== job 8496 ==
// AHB_Mul
module AHB_Mul(  
    input HCLK,
    input HRESETn,
    input [31:0]M_AHB_0_haddr,
    input [2:0]M_AHB_0_hburst,
    input M_AHB_0_hmastlock,
    input [3:0]M_AHB_0_hprot,
    output reg [31:0]M_AHB_0_hrdata,
    output M_AHB_0_hready,
    output M_AHB_0_hresp,
    input [2:0]M_AHB_0_hsize,
    input [1:0]M_AHB_0_htrans,
    input [31:0]M_AHB_0_hwdata,
    input M_AHB_0_hwrite,
    output[3:0] led 
    );
export LEC_CHECK = 0
export ABC_AREA = 1
export CAP_MARGIN = 20
export CORE_MARGIN = 2
export CORE_UTILIZATION = 71
export CTS_CLUSTER_SIZE = 73
export PLACE_DENSITY_LB_ADDON = 0.27
export SLEW_MARGIN = 20
export TNS_END_PERCENT = 5
create_clock -name core_clock -period 5.15 [get_ports {HCLK}]
run.sh (not shown) runs the stock make flow with config.mk's settings and CLKGATE_MAP_FILE=.
| job 8496 | all stages done | FAIL | setup timing |
## Diff of input files: job 1682 against job 8496
- CORE_UTILIZATION now 72, was 71
- CTS_CLUSTER_SIZE no longer set, was 73
- PLACE_DENSITY_LB_ADDON no longer set, was 0.27
- TNS_END_PERCENT no longer set, was 5
- ABC_AREA no longer set, was 1
- SETUP_SLACK_MARGIN now -0.49, previously not set
- CTS_CLUSTER_DIAMETER now 395, previously not set
- PLACE_DENSITY now 0.36, previously not set
- the clock period (ns, I/O delays scaled along) now 8.09, was 5.15
==> comparison <==
- Of the runs job 8496 and job 1682, none of them finished clean.
- Layout checks on job 8496: not met. Flow itself completed; violations: setup timing.
- Job 1682 against job 8496: area taken by multi-input logic gates +4.2%; insertion delay at the late pin of the worst-skew pair +0.02 ns; portion of the layout cell area used by clock cells climbed 0.77 points; number of clock buffers in the layout barely changed; post-route worst setup slack has increased.
Changes in job 4121 relative to job 1682:
- GPL_TIMING_DRIVEN now 1, previously not set
- CTS_CLUSTER_DIAMETER now 173, was 395
- HOLD_SLACK_MARGIN now 0.29, previously not set
- CTS_CLUSTER_SIZE now 71, previously not set
- MAX_ROUTING_LAYER now met4, previously not set
- ABC_AREA now 1, previously not set
- PLACE_DENSITY_LB_ADDON now 0.02, previously not set
- TNS_END_PERCENT now 60, previously not set
- PLACE_DENSITY no longer set, was 0.36
- SETUP_SLACK_MARGIN now 0.67, was -0.49
- the clock period (ns, I/O delays scaled along) now 2.69, was 8.09
## What came out
Die size: job 4121 exceeds job 1682
Relative to job 1682, starting utilization of the core area increased by 0.24 points in job 4121.
Parity-gate share of the synthesized area counting xor and xnor cells: job 4121 and job 1682 compared, higher one is job 1682
Job 4121 -> job 1682: number of hold buffers added after CTS delta 0, exact match
Number of cells in Yosys stat: job 4121 vs job 1682 up about 16%
| pre-CTS setup slack | job 4121 vs job 1682 | worse |
Job 4121 is listed as incomplete: the tool reported an error in global routing (5_1_grt) and the run ended there.
Here is what was changed in the inputs of job 1242 compared with job 4121.
- changing CTS_CLUSTER_DIAMETER from 173 to 228
- changing SETUP_SLACK_MARGIN from 0.67 to -0.19
- removing HOLD_SLACK_MARGIN (formerly 0.29)
- changing CTS_CLUSTER_SIZE from 71 to 14
- changing PLACE_DENSITY_LB_ADDON from 0.02 to 0.08
- changing the clock period (ns, I/O delays scaled along) from 2.69 to 6.32
Results
- Status job 1242: flow complete, layout not clean - setup timing
- Job 1242: final weighted congestion of routability-driven global placement is 0.0061 lower than what job 4121 reported.
- As far as die width is concerned, job 4121 and job 1242 perform about the same.
- Per the comparison of job 1242 with job 4121, total instance count after detailed placement now sits lower, synthesized area now sits at about the same level, number of rows created at floorplan now sits at about the same level.
- [compare] base=job 4121 new=job 1242: post-CTS resize count shows a reduction of 309, post-place setup slack shows an increase of 2.90 ns, number of instances in the synthesized netlist shows no meaningful change.
- | number of buffers added for setup after CTS | job 1242 vs job 4121 | about 9% lower |
- Re synthesized chip area reported by yosys: no difference whatsoever between job 1242 and job 4121.
- Job 1242 -> job 4121: total core area delta 0, exact match

## run 1
Starting RTL as in the previous note.
clock: 5.15 ns
lec_check: 0
abc_area: 1
cap_margin: 20
core_margin: 2
core_utilization: 71
cts_cluster_size: 73
place_density_lb_addon: 0.27
setup_slack_margin: 1.02
slew_margin: 20
tns_end_percent: 5
Run 1: complete, dirty (setup timing)
> inputs changed (run 1 -> run 2)
-- flow/config.mk --
<<< run 1, line 10
export CORE_MARGIN = 2
export CORE_UTILIZATION = 71
export CTS_CLUSTER_SIZE = 73
export PLACE_DENSITY_LB_ADDON = 0.27
export SETUP_SLACK_MARGIN = 1.02
export SLEW_MARGIN = 20
export TNS_END_PERCENT = 5
>>> run 2, line 10
export CORE_MARGIN = 2
export CORE_UTILIZATION = 72
export CTS_CLUSTER_DIAMETER = 331
export CTS_CLUSTER_SIZE = 15
export PLACE_DENSITY_LB_ADDON = 0.27
export SLEW_MARGIN = 20
==> flow/constraint.sdc <==
create_clock -name core_clock -period 6.26 [get_ports {HCLK}]
set_input_delay 1.2520 -clock core_clock [delete_from_list [all_inputs] [get_ports {HCLK}]]
set_output_delay 1.2520 -clock core_clock [all_outputs]
set_load 0.01 [all_outputs]
--- outcome ---
- To summarise run 2: no stage aborted, but the layout did not pass its checks, failing on setup timing.
- Compared to run 1, run 2 leaves less free space in the core.
- Run 1 → run 2: number of post-CTS setup repair buffers shows an increase of about 13%; number of antenna violations at the first check in global routing shows an increase of 1; post-layout instance count excluding filler cells shows a reduction of about 0.7%; post-layout period usage of the worst path shows a reduction of 17 points.
Setup changes, run 2 to run 3
==> flow/config.mk <==
export PLATFORM = sky130hd
export DESIGN_NAME = AHB_Mul
export DESIGN_NICKNAME = AHB_Mul
export VERILOG_FILES = /design/flow/design.v
export SDC_FILE = /design/flow/constraint.sdc
export NUM_CORES = 4
export LEC_CHECK = 0
export CAP_MARGIN = 20
export CORE_MARGIN = 2
export CORE_UTILIZATION = 68
export PLACE_DENSITY = 0.37
export SLEW_MARGIN = 20
==> flow/constraint.sdc <==
create_clock -name core_clock -period 6.29 [get_ports {HCLK}]
set_input_delay 1.2580 -clock core_clock [delete_from_list [all_inputs] [get_ports {HCLK}]]
set_output_delay 1.2580 -clock core_clock [all_outputs]
set_load 0.01 [all_outputs]
[summary]
- [run 3] flow finished | final checks: failed | reasons: setup timing
- The run with more setup slack is run 2; run 3 has less.
- Total power (higher): run 3
- Summary of run 3 over run 2: number of vias per cell now sits lower, share of cell area taken by flip-flops and latches went up by 0.23 points.
Power is estimated from default activity; no workload was simulated.
